== juniper ==
==> flow/design.v (excerpt) <==
module k580vm80a
(
   input         pin_clk,        
   input         pin_f1,         
   input         pin_f2,         
   input         pin_reset,      
   output [15:0] pin_a,          
   output  [7:0] pin_dout,       
   input   [7:0] pin_din,        
   output        pin_aena,       
   output        pin_dena,       
   input         pin_hold,      
   output        pin_hlda,      
   input         pin_ready,     
   output        pin_wait,      
   input         pin_int,       
   output        pin_inte,      
   output        pin_sync,      
   output        pin_dbin,      
   output        pin_wr_n
);
make LEC_CHECK=0 ABC_AREA=1 CAP_MARGIN=20 CORE_MARGIN=2 CORE_UTILIZATION=72 CTS_CLUSTER_DIAMETER=360 CTS_CLUSTER_SIZE=14 PLACE_DENSITY_LB_ADDON=0.08 SLEW_MARGIN=20 finish   # period 3.9 ns
run.sh (not shown) runs the stock make flow with config.mk's settings and CLKGATE_MAP_FILE=.
juniper did not run to completion, as it errored out during global routing (5_1_grt).
The inputs of onyx differ from those of juniper as listed below.
--- a/flow/config.mk
+++ b/flow/config.mk
@@ -7,9 +7,5 @@
 export LEC_CHECK = 0
-export ABC_AREA = 1
 export CAP_MARGIN = 20
 export CORE_MARGIN = 2
-export CORE_UTILIZATION = 72
-export CTS_CLUSTER_DIAMETER = 360
-export CTS_CLUSTER_SIZE = 14
-export PLACE_DENSITY_LB_ADDON = 0.08
+export CORE_UTILIZATION = 40
 export SLEW_MARGIN = 20
==> flow/constraint.sdc <==
create_clock -name core_clock -period 8.58 [get_ports {pin_clk}]
set_input_delay 1.7160 -clock core_clock [delete_from_list [all_inputs] [get_ports {pin_clk}]]
set_output_delay 1.7160 -clock core_clock [all_outputs]
set_load 0.01 [all_outputs]
Results
Summary of juniper and onyx: one run falls short of a clean finish, namely juniper.
In the summary table, juniper is marked failed, with error ODB-0269 raised in global routing (5_1_grt).
The count of cell types in the netlist in juniper is 0.69 times that in onyx.
onyx vs juniper — horizontal die dimension climbed by more than a quarter
Yosys-reported design area after synthesis grows by a little under 10% when moving from juniper to onyx.
Against juniper, routability congestion estimate from global placement in onyx fell by a few percent.
Starting density of the core in onyx vs juniper: down 33 points
Changes observed in onyx relative to juniper: setup slack after placement rose by 3.13 ns, placed cell count now sits higher.
Of juniper and onyx, the run reporting the higher share of synthesized cell area in full adder, half adder and majority cells was juniper.
Note that the floorplan die height recorded for juniper amounts to 0.73 times the value seen in onyx.
The inputs of ember differ from those of onyx as listed below.
--- a/flow/config.mk
+++ b/flow/config.mk
@@ -10,2 +10,3 @@
 export CORE_UTILIZATION = 40
+export SETUP_SLACK_MARGIN = 1.08
 export SLEW_MARGIN = 20
==> flow/constraint.sdc <==
create_clock -name core_clock -period 6.48 [get_ports {pin_clk}]
set_input_delay 1.2960 -clock core_clock [delete_from_list [all_inputs] [get_ports {pin_clk}]]
set_output_delay 1.2960 -clock core_clock [all_outputs]
set_load 0.01 [all_outputs]
--- outcome ---
For average wire per cell in the routed design, onyx and ember come out practically identical.
ember vs onyx on power after layout: ember is the higher one.
Area growth from synthesis to layout in ember is 1.9 points above onyx.
onyx has lower count of instances resized after the clock tree is built than ember.
Summary of ember over onyx: sequential power share ~0 delta; met2 track utilization from global routing +1.5 points; net count of the finished layout +about 1.7%.
Cell area | ember vs onyx | ember larger
Clock buffer instance count of the final layout: ember lower than onyx
Input changes introduced in raven (baseline for comparison: ember):
--- a/flow/config.mk
+++ b/flow/config.mk
@@ -10,3 +10,4 @@
 export CORE_UTILIZATION = 40
-export SETUP_SLACK_MARGIN = 1.08
+export CTS_CLUSTER_SIZE = 56
 export SLEW_MARGIN = 20
+export TNS_END_PERCENT = 60
==> flow/constraint.sdc <==
create_clock -name core_clock -period 3.88 [get_ports {pin_clk}]
set_input_delay 0.7760 -clock core_clock [delete_from_list [all_inputs] [get_ports {pin_clk}]]
set_output_delay 0.7760 -clock core_clock [all_outputs]
set_load 0.01 [all_outputs]
Notes after the runs:
Status | raven and ember | clean except raven
raven: all stages done; final checks FAILED (setup timing).
Of raven and ember, raven shows the higher worst slack on hold paths, with ember below it.
Compared with ember, raven instantiates a larger number of standard cells.
Side by side, post-layout instance area turned out higher in raven than in ember.
Relative to ember, raven degrades overall power.
On data arrival time of the critical path: raven sits below ember.

---

Setup of run A:
Starting RTL as in the previous note.
==> flow/design.v (excerpt) <==
module k580vm80a
(
   input         pin_clk,        
   input         pin_f1,         
   input         pin_f2,         
   input         pin_reset,      
   output [15:0] pin_a,          
   output  [7:0] pin_dout,       
   input   [7:0] pin_din,        
   output        pin_aena,       
   output        pin_dena,       
   input         pin_hold,      
   output        pin_hlda,      
   input         pin_ready,     
   output        pin_wait,      
   input         pin_int,       
   output        pin_inte,      
   output        pin_sync,      
   output        pin_dbin,      
   output        pin_wr_n
);
wire  [7:0]    d;
reg   [7:0]    db, di;
reg   [15:0]   a;
wire           clk, f1, f2;
reg            abufena, db_ena, db_stb, dbin_pin, dbinf2;
reg            reset;
wire           ready;
wire           dbin_ext;
reg            t851, t404, t382, t383, t712, t735, t773;
reg            hold, hlda_pin;
wire           hlda, h889;
reg            wr_n, t1124, t1011, sync;
wire           ready_int;
reg   [15:0]   r16_pc, r16_hl, r16_de, r16_bc, r16_sp, r16_wz, mxo;
wire  [15:0]   mxi;
wire           mxr0, mxr1, mxr2, mxr3, mxr4, mxr5;
  ...
==> flow/config.mk <==
export PLATFORM = sky130hd
export DESIGN_NAME = k580vm80a
export DESIGN_NICKNAME = k580vm80a
export VERILOG_FILES = /design/flow/design.v
export SDC_FILE = /design/flow/constraint.sdc
export NUM_CORES = 4
export LEC_CHECK = 0
export ABC_AREA = 1
export CAP_MARGIN = 20
export CORE_MARGIN = 2
export CORE_UTILIZATION = 66
export CTS_CLUSTER_SIZE = 71
export SLEW_MARGIN = 20
export TNS_END_PERCENT = 75
==> flow/constraint.sdc <==
create_clock -name core_clock -period 3.6 [get_ports {pin_clk}]
set_input_delay 0.7200 -clock core_clock [delete_from_list [all_inputs] [get_ports {pin_clk}]]
set_output_delay 0.7200 -clock core_clock [all_outputs]
set_load 0.01 [all_outputs]
In run A the implementation completed, yet the final layout does not meet the checks, the culprit being setup timing.
Relative to run A, the following input files were edited for run B:
- clearing TNS_END_PERCENT, which used to be 75
- clearing CTS_CLUSTER_SIZE, which used to be 71
Results
Relative to run A, the setup slack of run B is lower by 120 ps. The flow completed for run B, but it is not clean: the layout still shows setup timing. Compared with run A, run B shows final area that has gone up slightly. The final reports for run B and run A show utilization after layout higher in the former. Relative to run A, the vias per cell measured on run B has increased by a few percent.
The inputs of run C differ from those of run B as listed below.
- a deleted ABC_AREA that had been 1
- a change of CORE_UTILIZATION from 66 to 57
- a change of the clock period (ns, I/O delays scaled along) from 3.6 to 6.29
## What came out
Per the final summary, run C finished and its layout is clean on timing, DRC and antenna.
Of the two values seen for highest routing layer actually used, met4 was produced by run C and met5 by run B.
Delta (run C minus run B): total length of routed wires has decreased, total power has decreased, via count has decreased.
Changes in run D relative to run C:
- swapping 57 for 64 in CORE_UTILIZATION
- swapping 6.29 for 4.13 in the clock period (ns, I/O delays scaled along)
- Complete run, failing final checks: run D, reason setup timing.
- Routed wire length for run D: 5.6 mm up relative to run C
- Max layout overhead on the synthesized area across run C and run D: run D
- Re total placed instance area: run C and run D aren't equal, and the lower value belongs to run C.
- Of the two values seen for cell with the biggest individual delay on the critical path, sky130_fd_sc_hd__a311oi_4 was produced by run D and sky130_fd_sc_hd__edfxtp_1 by run C.
diff inputs: run D => run E
- setting CTS_CLUSTER_DIAMETER to 212 for the first time
- changing CORE_UTILIZATION from 64 to 71
- changing the clock period (ns, I/O delays scaled along) from 4.13 to 5.41
### Flow results
- When run E is measured against run D, its placement-stage worst setup slack turns out 630 ps higher.
- Run E finished every stage and its layout cleared the timing, DRC and antenna checks.
- Per the comparison of run E with run D, non-filler instance count after layout shrank by about 8%; routed wire length has decreased; via count -342; number of antenna violations at the first check in global routing now smaller.
- Setup slack in run E is larger than in run D.

---

k580vm80a again, from the RTL that the note above started with.
Settings: LEC_CHECK=0, CAP_MARGIN=20, CORE_MARGIN=2, CORE_UTILIZATION=72, CTS_CLUSTER_DIAMETER=394, CTS_CLUSTER_SIZE=99, PLACE_DENSITY=0.39, SETUP_SLACK_MARGIN=-0.3, SLEW_MARGIN=20, TNS_END_PERCENT=10; clock period 2.98 ns.
The starting point died in 5_1_grt on ODB-0269.
Next try:
- CORE_UTILIZATION: 72 -> 17
- CTS_CLUSTER_DIAMETER: 394 -> default
- CTS_CLUSTER_SIZE: 99 -> default
- PLACE_DENSITY: 0.39 -> default
- SETUP_SLACK_MARGIN: -0.3 -> default
- TNS_END_PERCENT: 10 -> default
- clock period: 2.98 -> 6.48 ns (I/O delays scaled with it)
This time the run completed without violations.
Die area climbs to 4.1 times its value.
Synthesized area is unchanged.
Synthesized cell count is unchanged.

---

k580vm80a again, from the RTL that the note above started with.
Design k580vm80a, start of the top module:
module k580vm80a
(
   input         pin_clk,        
   input         pin_f1,         
   input         pin_f2,         
   input         pin_reset,      
   output [15:0] pin_a,          
   output  [7:0] pin_dout,       
   input   [7:0] pin_din,        
   output        pin_aena,       
   output        pin_dena,       
   input         pin_hold,      
   output        pin_hlda,      
   input         pin_ready,     
   output        pin_wait,      
   input         pin_int,       
   output        pin_inte,      
   output        pin_sync,      
   output        pin_dbin,      
   output        pin_wr_n
);
make LEC_CHECK=0 CAP_MARGIN=20 CELL_PAD_IN_SITES_DETAIL_PLACEMENT=0 CELL_PAD_IN_SITES_GLOBAL_PLACEMENT=3 CORE_MARGIN=2 CORE_UTILIZATION=25 CTS_CLUSTER_DIAMETER=40 GPL_ROUTABILITY_DRIVEN=1 GPL_TIMING_DRIVEN=1 MAX_ROUTING_LAYER=met5 PLACE_DENSITY_LB_ADDON=0.21 SLEW_MARGIN=10 TNS_END_PERCENT=15 finish   # period 5.18 ns
Change:
CTS_CLUSTER_DIAMETER = unset   (was 40)
SLEW_MARGIN = 30   (was 10)
TNS_END_PERCENT = unset   (was 15)
clock period = 4.91 ns   (was 5.18 ns; I/O delays follow)
The new run passed the timing, DRC and antenna checks.
Hold slack barely changes.
Critical path depth is higher by 2.
Power is lower by 5.5%.
Final cell count is lower by 1.1%.
Final area is lower by 2.2%.
Utilization is lower by 0.69 points.
Routed wire length stays flat.
Change:
CELL_PAD_IN_SITES_DETAIL_PLACEMENT = unset   (was 0)
CELL_PAD_IN_SITES_GLOBAL_PLACEMENT = unset   (was 3)
CORE_UTILIZATION = 68   (was 25)
CTS_CLUSTER_SIZE = 29   (was unset)
GPL_ROUTABILITY_DRIVEN = unset   (was 1)
GPL_TIMING_DRIVEN = unset   (was 1)
MAX_ROUTING_LAYER = unset   (was met5)
PLACE_DENSITY_LB_ADDON = unset   (was 0.21)
SLEW_MARGIN = 20   (was 30)
clock period = 3.73 ns   (was 4.91 ns; I/O delays follow)
Outcome:
- The new run completed, yet does not pass: negative setup slack
- setup slack got worse by 1000 ps
- clock skew decreases by 9.0 ps
- count of clock-buffer cells in the layout decreases by 4
- power increases by about 30%
- wire length increases by 4.6%
- cell area increases by 6.7%
- first-iteration DRC count increases to 3.9 times its value
- global-route usage increases by 32 points
Change:
ABC_AREA = 1   (was unset)
CORE_UTILIZATION = 66   (was 68)
SETUP_SLACK_MARGIN = 0.76   (was unset)
clock period = 3.78 ns   (was 3.73 ns; I/O delays follow)
The new run finished but fails on negative setup slack.
Area after synthesis shrinks by a few percent.
Utilization shrinks by 3.4 points.
Combinational power drops by about a fifth.
Power shrinks by a few percent.
Critical path depth does not change.
Setup slack is better by 120 ps.
Design area drops by a little under a tenth.
Clock-buffer cell count fell by 6.
Flip-flop count is unchanged.
First-iteration DRC count goes down by about a fifth.
Change:
CTS_CLUSTER_SIZE = 71   (was 29)
SETUP_SLACK_MARGIN = unset   (was 0.76)
clock period = 3.75 ns   (was 3.78 ns; I/O delays follow)
What happened: The new run finished but fails on negative setup slack; synthesized cell count stays the same; global-route usage goes down by 8.6 points; die size is unchanged.
Power is estimated from default activity; no workload was simulated.
